Setup of wip/garnet:
==> flow/design.v (excerpt) <==
module top_button_handler(
    input wire clk,
    input wire rst,
    input wire [3:0] btn,                
    input wire [3:0] sw_p,               
    input wire sw_au,                    
    input wire update_money,
    output reg [3:0] seg_0_data,         
    output reg [3:0] seg_1_data,         
    output reg [3:0] seg_2_data,         
    output reg [3:0] seg_3_data,          
    output wire rs, rw, en,
    output reg [3:0] led,
    output wire [7:0] data
);
For scale: roughly 5300 cells after synthesis, roughly 470 flip-flops, ~43 I/O pins, ~38000 sq um of cells after synthesis.
clock: 11.6 ns
lec_check: 0
abc_area: 1
cap_margin: 20
core_margin: 2
core_utilization: 68
cts_cluster_size: 96
slew_margin: 20
run.sh (not shown) runs the stock make flow with config.mk's settings and CLKGATE_MAP_FILE=.
Flow for wip/garnet halted at 5_1_grt, error code ODB-0269.
Inputs modified between wip/garnet and wip/nickel:
-- flow/config.mk --
<<< wip/garnet, line 8
export ABC_AREA = 1
>>> wip/nickel, line 8
<<< wip/garnet, line 11
export CORE_UTILIZATION = 68
export CTS_CLUSTER_SIZE = 96
>>> wip/nickel, line 10
export CORE_UTILIZATION = 40
==> flow/constraint.sdc <==
create_clock -name core_clock -period 22.0 [get_ports {clk}]
set_input_delay 4.4000 -clock core_clock [delete_from_list [all_inputs] [get_ports {clk}]]
set_output_delay 4.4000 -clock core_clock [all_outputs]
set_load 0.01 [all_outputs]
Findings:
From wip/garnet to wip/nickel the numbers moved as follows: cell total in the yosys stat output dropped 669, number of library cell types mapped by synthesis increased by about 60% relative to the old numbers, horizontal extent of the die increased by about 30% relative to the old numbers. Of wip/nickel and wip/garnet, the run reporting the lower die area was wip/garnet. wip/nickel did not stop at any stage, and its layout met the timing, DRC and antenna checks. What ended wip/garnet was a tool error in 5_1_grt; the run never finished. From wip/garnet to wip/nickel the numbers moved as follows: buffer count from post-CTS setup fixing moved down; summed standard-cell area reported by yosys level.
Setup changes, wip/nickel to wip/willow
-- flow/config.mk --
<<< wip/nickel, line 10
export CORE_UTILIZATION = 40
>>> wip/willow, line 10
export CORE_UTILIZATION = 65
==> flow/constraint.sdc <==
create_clock -name core_clock -period 14.5 [get_ports {clk}]
set_input_delay 2.9000 -clock core_clock [delete_from_list [all_inputs] [get_ports {clk}]]
set_output_delay 2.9000 -clock core_clock [all_outputs]
set_load 0.01 [all_outputs]
[summary]
- Final instance count without filler cells of wip/willow exceeds that of wip/nickel by a few percent.
- On clock insertion delay at the later pin of the skew report, wip/nickel and wip/willow are neck and neck.
- STATUS run=wip/willow STAGES=ALL_DONE FINAL_CHECKS=FAILED CAUSE=setup timing
- On final worst setup slack, wip/willow does worse than wip/nickel.
- Routed via count divided by cell count, wip/willow vs wip/nickel: up by a little under 10%
- The time the final worst path needs with I/O delays and setup of wip/willow falls short of that of wip/nickel by 2.93 ns.
- Delta (wip/willow minus wip/nickel): total global routing track utilization now sits higher, area of all placed cells without fillers picked up an extra about 15%, share of final layout cell area taken by non-clock buffers rose by 10 points.
diff inputs: wip/willow => wip/lagoon
-- flow/config.mk --
<<< wip/willow, line 9
export CORE_MARGIN = 2
export CORE_UTILIZATION = 65
>>> wip/lagoon, line 9
export CORE_MARGIN = 10
export CORE_UTILIZATION = 40
export CTS_CLUSTER_DIAMETER = 109
export HOLD_SLACK_MARGIN = -0.09
export PLACE_DENSITY_LB_ADDON = 0.14
==> flow/constraint.sdc <==
create_clock -name core_clock -period 25.5 [get_ports {clk}]
set_input_delay 5.1000 -clock core_clock [delete_from_list [all_inputs] [get_ports {clk}]]
set_output_delay 5.1000 -clock core_clock [all_outputs]
set_load 0.01 [all_outputs]
Findings:
- Between wip/willow and wip/lagoon, the flow reports count of clock-buffer cells in the layout increasing by more than a quarter.
- Going from wip/willow to wip/lagoon, number of global-route vias before repair shrinks by about 14%.
- Looking at source of the critical timing path, the counter[24] result is from wip/lagoon; the counter[29] one comes from wip/willow.
- Relative to wip/willow, first-pass GRT wire length decreased by 8000 um in wip/lagoon.
- Count of non-filler cells in the finished layout: wip/lagoon vs wip/willow down 4.2%
- When the final numbers for wip/willow and wip/lagoon were put side by side, the post-route minimum period turned out to be smaller in wip/willow.
- wip/lagoon has completed all stages; timing, DRC and antenna checks passed.
- Looking at wip/willow and wip/lagoon, the synthesized cell count is a wash.

========
top_button_handler again, from the RTL that the note above started with.
clock: 33.1 ns
lec_check: 0
abc_area: 0
cap_margin: 20
cell_pad_in_sites_detail_placement: 2
core_margin: 2
core_utilization: 51
gpl_routability_driven: 1
gpl_timing_driven: 1
hold_slack_margin: -0.06
min_routing_layer: met1
place_density_lb_addon: 0.12
setup_slack_margin: 4.52
slew_margin: 25
The baseline aborted during 3_5_place_dp (DPL-0033).
Change:
==> flow/config.mk (replaced) <==
export PLATFORM = sky130hd
export DESIGN_NAME = top_button_handler
export DESIGN_NICKNAME = top_button_handler
export VERILOG_FILES = /design/flow/design.v
export SDC_FILE = /design/flow/constraint.sdc
export NUM_CORES = 4
export LEC_CHECK = 0
export CAP_MARGIN = 20
export CORE_MARGIN = 2
export CORE_UTILIZATION = 22
export SLEW_MARGIN = 20
==> flow/constraint.sdc (replaced) <==
create_clock -name core_clock -period 21.0 [get_ports {clk}]
set_input_delay 4.2000 -clock core_clock [delete_from_list [all_inputs] [get_ports {clk}]]
set_output_delay 4.2000 -clock core_clock [all_outputs]
set_load 0.01 [all_outputs]
Effect: This time the run completed with no timing, DRC or antenna violations; die size went up by 130%; area after synthesis is unchanged; synthesized cell count is unchanged.
Change:
--- a/flow/config.mk
+++ b/flow/config.mk
@@ -8 +8,2 @@
-export CAP_MARGIN = 20
+export ABC_AREA = 1
+export CAP_MARGIN = 15
@@ -10,2 +11,4 @@
-export CORE_UTILIZATION = 22
-export SLEW_MARGIN = 20
+export CORE_UTILIZATION = 72
+export CTS_CLUSTER_DIAMETER = 98
+export CTS_CLUSTER_SIZE = 19
+export SLEW_MARGIN = 40
==> flow/constraint.sdc (replaced) <==
create_clock -name core_clock -period 17.0 [get_ports {clk}]
set_input_delay 3.4000 -clock core_clock [delete_from_list [all_inputs] [get_ports {clk}]]
set_output_delay 3.4000 -clock core_clock [all_outputs]
set_load 0.01 [all_outputs]
Final cell count went down by about 10%.
Die size went down by about 70%.
Clock-buffer cell count went down by 21.
Via count went up by 7.2%.
Routed wire length went down by about 3.6%.
